ember:
// bellmanford
module bellmanford (reset, clock, GMAR1, GMDR1, GMAR2, GMDR2, IMAR, IMDR, WMAR1, WMAR2, WMDR1, WMDR2, WMWDR, WMWAR, WMWE, OMAR, OMDR, OMWAR, OMWDR, OMWE, NegCycle, Finish);
Size in the first run: about 560 flip-flops, ~0.025 mm^2 of cells after synthesis.
==> flow/config.mk <==
export PLATFORM = sky130hd
export DESIGN_NAME = bellmanford
export DESIGN_NICKNAME = bellmanford
export VERILOG_FILES = /design/flow/design.v
export SDC_FILE = /design/flow/constraint.sdc
export NUM_CORES = 4
export LEC_CHECK = 0
export CAP_MARGIN = 20
export CORE_MARGIN = 2
export CORE_UTILIZATION = 56
export CTS_CLUSTER_SIZE = 31
export SLEW_MARGIN = 20
export TNS_END_PERCENT = 5
==> flow/constraint.sdc <==
create_clock -name core_clock -period 2.37 [get_ports {clock}]
set_input_delay 0.4740 -clock core_clock [delete_from_list [all_inputs] [get_ports {clock}]]
set_output_delay 0.4740 -clock core_clock [all_outputs]
set_load 0.01 [all_outputs]
run.sh (not shown) runs the stock make flow with config.mk's settings and CLKGATE_MAP_FILE=.
ember never completed, since it errored out during I/O pin placement (3_2_place_iop).
Inputs modified between ember and garnet:
# ember
export LEC_CHECK = 0
export CAP_MARGIN = 20
export CORE_MARGIN = 2
export CORE_UTILIZATION = 56
export CTS_CLUSTER_SIZE = 31
export SLEW_MARGIN = 20
export TNS_END_PERCENT = 5
create_clock -name core_clock -period 2.37 [get_ports {clock}]
# garnet
export LEC_CHECK = 0
export CAP_MARGIN = 20
export CORE_MARGIN = 2
export CORE_UTILIZATION = 57
export SETUP_SLACK_MARGIN = 0.65
export SLEW_MARGIN = 20
create_clock -name core_clock -period 2.37 [get_ports {clock}]
### Flow results
Each of ember and garnet falls short of a clean finish. garnet did not run to completion, as it errored out during I/O pin placement (3_2_place_iop). Summary of garnet over ember: area of the die shows a reduction of 1.7%; sequential element share of the synthesized area now sits at about the same level. Re core footprint: ember and garnet aren't equal, and the lower value belongs to garnet. The initial core utilization of garnet is higher than that of ember. garnet ended with less width of the chip than ember.
The inputs of pepper differ from those of garnet as listed below.
# garnet
export LEC_CHECK = 0
export CAP_MARGIN = 20
export CORE_MARGIN = 2
export CORE_UTILIZATION = 57
export SETUP_SLACK_MARGIN = 0.65
export SLEW_MARGIN = 20
create_clock -name core_clock -period 2.37 [get_ports {clock}]
# pepper
export LEC_CHECK = 0
export CAP_MARGIN = 20
export CORE_MARGIN = 2
export CORE_UTILIZATION = 40
export SLEW_MARGIN = 20
create_clock -name core_clock -period 5.0 [get_ports {clock}]
[summary]
pepper finished every step from synthesis to the final layout, and the layout passed the timing, design-rule and antenna checks.
Changes observed in pepper relative to garnet: share of synthesized area occupied by flip-flops and latches held steady; core box area grew by 43%; cell count listed in synth_stat.txt held steady; area fraction in and, or, nand and nor cells held steady.
Taking garnet as the reference, in pepper yosys-reported design area after synthesis was more or less identical; area enclosed by the die boundary moved up; y dimension of the die went up about 20%; placement row count climbed 15; starting density of the core down 17 points.
Input-level comparison between zinc and pepper:
# pepper
export LEC_CHECK = 0
export CAP_MARGIN = 20
export CORE_MARGIN = 2
export CORE_UTILIZATION = 40
export SLEW_MARGIN = 20
create_clock -name core_clock -period 5.0 [get_ports {clock}]
# zinc
export LEC_CHECK = 0
export ABC_AREA = 1
export CAP_MARGIN = 20
export CELL_PAD_IN_SITES_DETAIL_PLACEMENT = 1
export CELL_PAD_IN_SITES_GLOBAL_PLACEMENT = 3
export CORE_ASPECT_RATIO = 0.69
export CORE_MARGIN = 3
export CORE_UTILIZATION = 40
export CTS_CLUSTER_SIZE = 57
export GPL_ROUTABILITY_DRIVEN = 0
export GPL_TIMING_DRIVEN = 0
export HOLD_SLACK_MARGIN = 0.2
export PLACE_DENSITY = 0.61
export SETUP_SLACK_MARGIN = 1.25
export SLEW_MARGIN = 35
create_clock -name core_clock -period 5.0 [get_ports {clock}]
Results
Tool error GPL-0301 stopped zinc during global placement (3_3_place_gp); no final results.
Between pepper and zinc, synthesized cell count increased.
Changes observed in zinc relative to pepper: number of distinct library cells after synthesis dropped 22; fraction of synthesized area in multiplexers dropped 5.8 points; area figure in the yosys stat output climbed 3.8%.
Die area delta (zinc − pepper): unfavourable
Of zinc and pepper, pepper shows the lower area after synthesis, with zinc above it.
For onyx, these inputs were changed with respect to zinc:
# zinc
export LEC_CHECK = 0
export ABC_AREA = 1
export CAP_MARGIN = 20
export CELL_PAD_IN_SITES_DETAIL_PLACEMENT = 1
export CELL_PAD_IN_SITES_GLOBAL_PLACEMENT = 3
export CORE_ASPECT_RATIO = 0.69
export CORE_MARGIN = 3
export CORE_UTILIZATION = 40
export CTS_CLUSTER_SIZE = 57
export GPL_ROUTABILITY_DRIVEN = 0
export GPL_TIMING_DRIVEN = 0
export HOLD_SLACK_MARGIN = 0.2
export PLACE_DENSITY = 0.61
export SETUP_SLACK_MARGIN = 1.25
export SLEW_MARGIN = 35
create_clock -name core_clock -period 5.0 [get_ports {clock}]
# onyx
export LEC_CHECK = 0
export CAP_MARGIN = 20
export CORE_ASPECT_RATIO = 1.09
export CORE_MARGIN = 6
export CORE_UTILIZATION = 72
export GPL_ROUTABILITY_DRIVEN = 0
export HOLD_SLACK_MARGIN = 0.23
export PLACE_DENSITY_LB_ADDON = 0.25
export SLEW_MARGIN = 25
export TNS_END_PERCENT = 85
create_clock -name core_clock -period 5.0 [get_ports {clock}]
--- outcome ---
- onyx got as far as I/O pin placement (3_2_place_iop), where a tool error ended the run.
- Compare onyx and zinc | mapped cell area lower: onyx
- The mux cell area share after synthesis number comes out lower for zinc vs onyx.
- Total number of placement rows shrinks by a little under 10% when moving from zinc to onyx.
- Re synthesized cell count: onyx is about 24% down on zinc.
- On die area, onyx does better than zinc.
- Diff onyx..zinc | number of enable-type register cells in the synthesized netlist | negligible
What sierra does differently from onyx at the input level:
# onyx
export LEC_CHECK = 0
export CAP_MARGIN = 20
export CORE_ASPECT_RATIO = 1.09
export CORE_MARGIN = 6
export CORE_UTILIZATION = 72
export GPL_ROUTABILITY_DRIVEN = 0
export HOLD_SLACK_MARGIN = 0.23
export PLACE_DENSITY_LB_ADDON = 0.25
export SLEW_MARGIN = 25
export TNS_END_PERCENT = 85
create_clock -name core_clock -period 5.0 [get_ports {clock}]
# sierra
export LEC_CHECK = 0
export CAP_MARGIN = 20
export CELL_PAD_IN_SITES_GLOBAL_PLACEMENT = 3
export CORE_ASPECT_RATIO = 0.69
export CORE_MARGIN = 7
export CORE_UTILIZATION = 40
export CTS_CLUSTER_SIZE = 57
export GPL_ROUTABILITY_DRIVEN = 0
export PLACE_DENSITY = 0.61
export SETUP_SLACK_MARGIN = 1.25
export SLEW_MARGIN = 20
create_clock -name core_clock -period 5.0 [get_ports {clock}]
sierra: all stages complete, timing, DRC and antenna checks passed
Cmp sierra vs onyx: floorplan die area higher in sierra
Comparing sierra against onyx, there is no change at all in fraction of synthesized cell area in xor and xnor cells.
In sierra relative to onyx, die span in x had gone up by more than half.
